== zinc ==
==> flow/design.v (excerpt) <==
module ahb_slave (
    input  wire        HCLK,         
    input  wire        HRESETn,      
    input  wire [31:0] HADDR,        
    input  wire        HWRITE,       
    input  wire [2:0]  HSIZE,        
    input  wire [2:0]  HBURST,       
    input  wire [3:0]  HPROT,        
    input  wire [1:0]  HTRANS,       
    input  wire        HMASTLOCK,    
    input  wire        HSEL,         
    input  wire [31:0] HWDATA,       
    output wire [31:0] HRDATA,       
    output wire        HREADY,       
    output wire        HRESP,        
    input  wire [3:0]  HWSTRB,       
    output wire [31:0] tdr_o,        
    output wire [31:0] lcr_o,        
    output wire [31:0] ocr_o,        
    output wire [31:0] fcr_o,        
    output wire [31:0] ier_o,        
    output wire [31:0] hcr_o,        
    input  wire [31:0] rdr_i,        
    input  wire [31:0] lsr_i,        
    input  wire [31:0] iir_i         
);
make LEC_CHECK=0 CAP_MARGIN=20 CORE_MARGIN=2 CORE_UTILIZATION=40 SLEW_MARGIN=20 finish   # period 4.88 ns
run.sh (not shown) runs the stock make flow with config.mk's settings and CLKGATE_MAP_FILE=.
Input changes introduced in nickel (baseline for comparison: zinc):
- a change of CORE_UTILIZATION from 40 to 68
- an added PLACE_DENSITY of 0.37
- an added ABC_AREA of 1
- a change of the clock period (ns, I/O delays scaled along) from 4.88 to 3.32
==> results <==
The largest family of logic cells by area comes out multiplexers in one run and simple AND/OR/NAND/NOR gates in the other, namely in zinc and nickel respectively. What ended nickel was a tool error in global placement (3_3_place_gp); the run never finished. The net count after synthesis in nickel sits about 50% above the value recorded for zinc. Note that the number of placement rows recorded for nickel amounts to 0.74 times the value seen in zinc. The higher initial standard-cell utilization of the core of zinc and nickel is in nickel. nickel ended up with a lower core footprint than zinc did. Synthesized area per cell, zinc and nickel: smaller value in nickel. The share of synthesized cell area in and-or and or-and compound cells of nickel is lower than that of zinc. Synthesized instance count of nickel exceeds that of zinc by more than half. Share of synthesized cell area in and, or, nand and nor gates: higher on nickel. Looking at synthesized chip area reported by yosys, nickel sits about 5% lower than zinc does. Post-synthesis instance area went down by a few percent going from zinc to nickel. Of the two candidates, zinc has the worse die area and nickel the better one.
#### Input delta (harbor over nickel)
- changing CORE_UTILIZATION from 68 to 70
- removing ABC_AREA (formerly 1)
- removing PLACE_DENSITY (formerly 0.37)
- setting CTS_CLUSTER_SIZE to 59 for the first time
- changing the clock period (ns, I/O delays scaled along) from 3.32 to 3.11
Seen in the log of harbor: DPL-0038 during detailed placement (3_5_place_dp), after which the run never completed. Against nickel as the reference, harbor delivers a lower synthesized cell count. nickel → harbor: simple-gate area share of the yosys netlist shrank by 30 points, area inside the core boundary grew by 3.1%, fraction of synthesis flops using an asynchronous set or reset pin held steady, area of the die grew by 370 µm². Looking at mux cell area share after synthesis across harbor and nickel, the one that comes out lower is nickel. Going from nickel to harbor, count of unique library cells instantiated by Yosys saw an increase; area after synthesis saw an increase; xor and xnor area share after synthesis saw little to no change; area of the synthesized netlist per yosys stat saw an increase.

---

## job 5725
Starting RTL as in the previous note.
clock: 5.56 ns
lec_check: 0
abc_area: 0
cap_margin: 15
cell_pad_in_sites_detail_placement: 2
cell_pad_in_sites_global_placement: 2
core_aspect_ratio: 1.13
core_margin: 6
core_utilization: 44
cts_cluster_diameter: 240
cts_cluster_size: 60
gpl_timing_driven: 0
max_routing_layer: met4
min_routing_layer: met2
place_density_lb_addon: 0.27
setup_slack_margin: 0.18
slew_margin: 25
Job 5725 did not finish: a tool error stopped it during 3_5_place_dp.
Edits applied to the flow inputs when going from job 5725 to job 9311:
# job 5725
export LEC_CHECK = 0
export ABC_AREA = 0
export CAP_MARGIN = 15
export CELL_PAD_IN_SITES_DETAIL_PLACEMENT = 2
export CELL_PAD_IN_SITES_GLOBAL_PLACEMENT = 2
export CORE_ASPECT_RATIO = 1.13
export CORE_MARGIN = 6
export CORE_UTILIZATION = 44
export CTS_CLUSTER_DIAMETER = 240
export CTS_CLUSTER_SIZE = 60
export GPL_TIMING_DRIVEN = 0
export MAX_ROUTING_LAYER = met4
export MIN_ROUTING_LAYER = met2
export PLACE_DENSITY_LB_ADDON = 0.27
export SETUP_SLACK_MARGIN = 0.18
export SLEW_MARGIN = 25
create_clock -name core_clock -period 5.56 [get_ports {HCLK}]
# job 9311
export LEC_CHECK = 0
export ABC_AREA = 1
export CAP_MARGIN = 20
export CORE_MARGIN = 2
export CORE_UTILIZATION = 72
export CTS_CLUSTER_SIZE = 53
export PLACE_DENSITY_LB_ADDON = 0.27
export SLEW_MARGIN = 10
create_clock -name core_clock -period 3.12 [get_ports {HCLK}]
==> comparison <==
Area fraction in mux cells: lower on job 9311. Against job 5725, synthesized area in job 9311 fell by a few percent. Re yosys synthesis chip area: job 5725 was higher than job 9311. Async set or reset register ratio after synthesis: job 5725 vs job 9311 identical. For job 9311, the flow was terminated by a tool error in 3_3_place_gp and produced no final design. Job 9311: cell count after synthesis is 56% higher than what job 5725 reported. Delta (job 9311 minus job 5725): vertical extent of the die now sits lower, area of the core region went down.
For job 7864, these inputs were changed with respect to job 9311:
# job 9311
export LEC_CHECK = 0
export ABC_AREA = 1
export CAP_MARGIN = 20
export CORE_MARGIN = 2
export CORE_UTILIZATION = 72
export CTS_CLUSTER_SIZE = 53
export PLACE_DENSITY_LB_ADDON = 0.27
export SLEW_MARGIN = 10
create_clock -name core_clock -period 3.12 [get_ports {HCLK}]
# job 7864
export LEC_CHECK = 0
export ABC_AREA = 1
export CAP_MARGIN = 20
export CORE_MARGIN = 2
export CORE_UTILIZATION = 53
export SLEW_MARGIN = 20
create_clock -name core_clock -period 2.81 [get_ports {HCLK}]
Notes after the runs:
- Job 7864: die outline height is 16% higher than what job 9311 reported.
- Taking job 9311 as the reference, in job 7864 synthesized net count roughly the same, post-synthesis sequential area ratio level, instance tally after logic synthesis was more or less identical.
- The flow completed for job 7864, but it is not clean: the layout still shows setup timing.
- Job 9311 did not finish; a tool error ended it in 3_3_place_gp.
- Die: job 7864 bigger than job 9311
- Area of the core, job 7864 vs job 9311: up by more than a quarter
The following lists how job 4211 was set up differently from job 7864:
# job 7864
export LEC_CHECK = 0
export ABC_AREA = 1
export CAP_MARGIN = 20
export CORE_MARGIN = 2
export CORE_UTILIZATION = 53
export SLEW_MARGIN = 20
create_clock -name core_clock -period 2.81 [get_ports {HCLK}]
# job 4211
export LEC_CHECK = 0
export CAP_MARGIN = 20
export CORE_MARGIN = 2
export CORE_UTILIZATION = 68
export CTS_CLUSTER_SIZE = 61
export HOLD_SLACK_MARGIN = -0.08
export SLEW_MARGIN = 20
export TNS_END_PERCENT = 5
create_clock -name core_clock -period 3.59 [get_ports {HCLK}]
## What came out
Job 4211 did not finish: a tool error stopped it during 4_1_cts. Job 4211 vs job 7864: net count after synthesis down by more than a quarter. On post-synthesis instance area, job 4211 does worse than job 7864. Job 7864 → job 4211: simple-gate share of the synthesized area fell by 30 points, setup slack at placement rose by 0.073 ns, mux cell area share after synthesis rose by 22 points.

---

Starting RTL as in the previous note.
make LEC_CHECK=0 ABC_AREA=1 CAP_MARGIN=20 CORE_MARGIN=2 CORE_UTILIZATION=66 CTS_CLUSTER_DIAMETER=364 CTS_CLUSTER_SIZE=98 PLACE_DENSITY=0.36 SLEW_MARGIN=20 finish   # period 3.03 ns
The first run did not get past global routing (GRT-0232).
Change:
Settings changed: ABC_AREA 1 to default, CORE_UTILIZATION 66 to 58, CTS_CLUSTER_DIAMETER 364 to default, CTS_CLUSTER_SIZE 98 to 15, PLACE_DENSITY 0.36 to default, SETUP_SLACK_MARGIN from default to -0.15.
Clock period 3.03 ns to 3.2 ns, I/O delays scaled along.
With this change the flow completed, yet does not pass: negative setup slack.
Area after synthesis goes up by 5.0%.
Die size goes up by 19%.
Synthesized cell count goes down by 36%.
Change:
Settings changed: CORE_UTILIZATION 58 to 61, CTS_CLUSTER_DIAMETER from default to 29, CTS_CLUSTER_SIZE 15 to 50.
Result:
- With this change the flow did not get past clock tree synthesis
- synthesized area is unchanged
- die area fell by 4.8%
- synthesized cell count stays the same
Change:
Settings changed: CORE_UTILIZATION 61 to 58, CTS_CLUSTER_DIAMETER 29 to default, CTS_CLUSTER_SIZE 50 to 15, HOLD_SLACK_MARGIN from default to -0.06, SETUP_SLACK_MARGIN -0.15 to default, TNS_END_PERCENT from default to 5.
Clock period 3.2 ns to 3.4 ns, I/O delays scaled along.
Result:
- Now the flow finished but failed the layout checks on negative setup slack
- die area went up by 5.0%
- synthesized cell count stays the same
- area after synthesis does not change

---

## job 7562
Starting RTL as in the previous note.
export LEC_CHECK = 0
export ABC_AREA = 1
export CAP_MARGIN = 20
export CORE_MARGIN = 4
export CORE_UTILIZATION = 44
export CTS_CLUSTER_SIZE = 53
export PLACE_DENSITY_LB_ADDON = 0.27
export SETUP_SLACK_MARGIN = 0.65
export SLEW_MARGIN = 10
create_clock -name core_clock -period 2.72 [get_ports {HCLK}]
[flow] job 7562 | stages: complete | final checks: fail | reason: negative hold slack, negative setup slack
Modified inputs, job 5480 compared to job 7562
Settings: PLACE_DENSITY_LB_ADDON no longer set, was 0.27; CTS_CLUSTER_SIZE now 37, was 53; ABC_AREA no longer set, was 1; CORE_MARGIN now 2, was 4; CORE_UTILIZATION now 68, was 44; SLEW_MARGIN now 20, was 10; SETUP_SLACK_MARGIN no longer set, was 0.65; the clock period (ns, I/O delays scaled along) now 3.4, was 2.72.
[summary]
Job 5480: aborted in clock tree synthesis (4_1_cts) (tool error). Compare job 5480 and job 7562 | floorplan core area higher: job 7562. Summary: with job 7562 as the reference, half-perimeter wire length of the detailed placement result in job 5480 moved up by more than 10%. Going from job 7562 to job 5480, the effective utilization at floorplan was found to have gone up by 25 points. Cmp job 5480 vs job 7562: synthesized area higher in job 5480. Synthesized instance count ends up higher on job 7562. Job 5480 against job 7562: y dimension of the die shrank by 19%, post-synth area from yosys stat grew by about 5%.
#### Input delta (job 9021 over job 5480)
Settings: putting CTS_CLUSTER_DIAMETER at 360 where nothing was set; putting SETUP_SLACK_MARGIN at 0.56 where nothing was set; swapping 68 for 70 in CORE_UTILIZATION; swapping 3.4 for 2.15 in the clock period (ns, I/O delays scaled along).
==> comparison <==
There was hardly any difference in cell count in the Yosys report between job 5480 and job 9021. Job 9021: it failed during detailed placement (3_5_place_dp), and the tool reported DPL-0038. The async set-or-reset flop fraction in the synthesized netlist was comparable across job 9021 and job 5480. Die size sits lower in job 9021 than in job 5480. Summary of job 9021 over job 5480: synthesized instance count now sits at about the same level; number of enable-type register cells in the synthesized netlist now sits at about the same level; placer congestion estimate now sits higher.
Relative to job 9021, the following input files were edited for job 8964:
Settings: ABC_AREA: unset -> 1; CORE_UTILIZATION: 70 -> 52; CTS_CLUSTER_SIZE: 37 -> unset; CTS_CLUSTER_DIAMETER: 360 -> unset; SETUP_SLACK_MARGIN: 0.56 -> unset; the clock period (ns, I/O delays scaled along): 2.15 -> 3.71.
### Flow results
Job 9021 → job 8964: synthesized area -610 um^2, area fraction in xor and xnor cells saw little to no change, number of cells in the yosys synthesis report grew by 593.
In summary, job 8964 completed successfully, with a layout that passed the timing, design-rule and antenna checks.
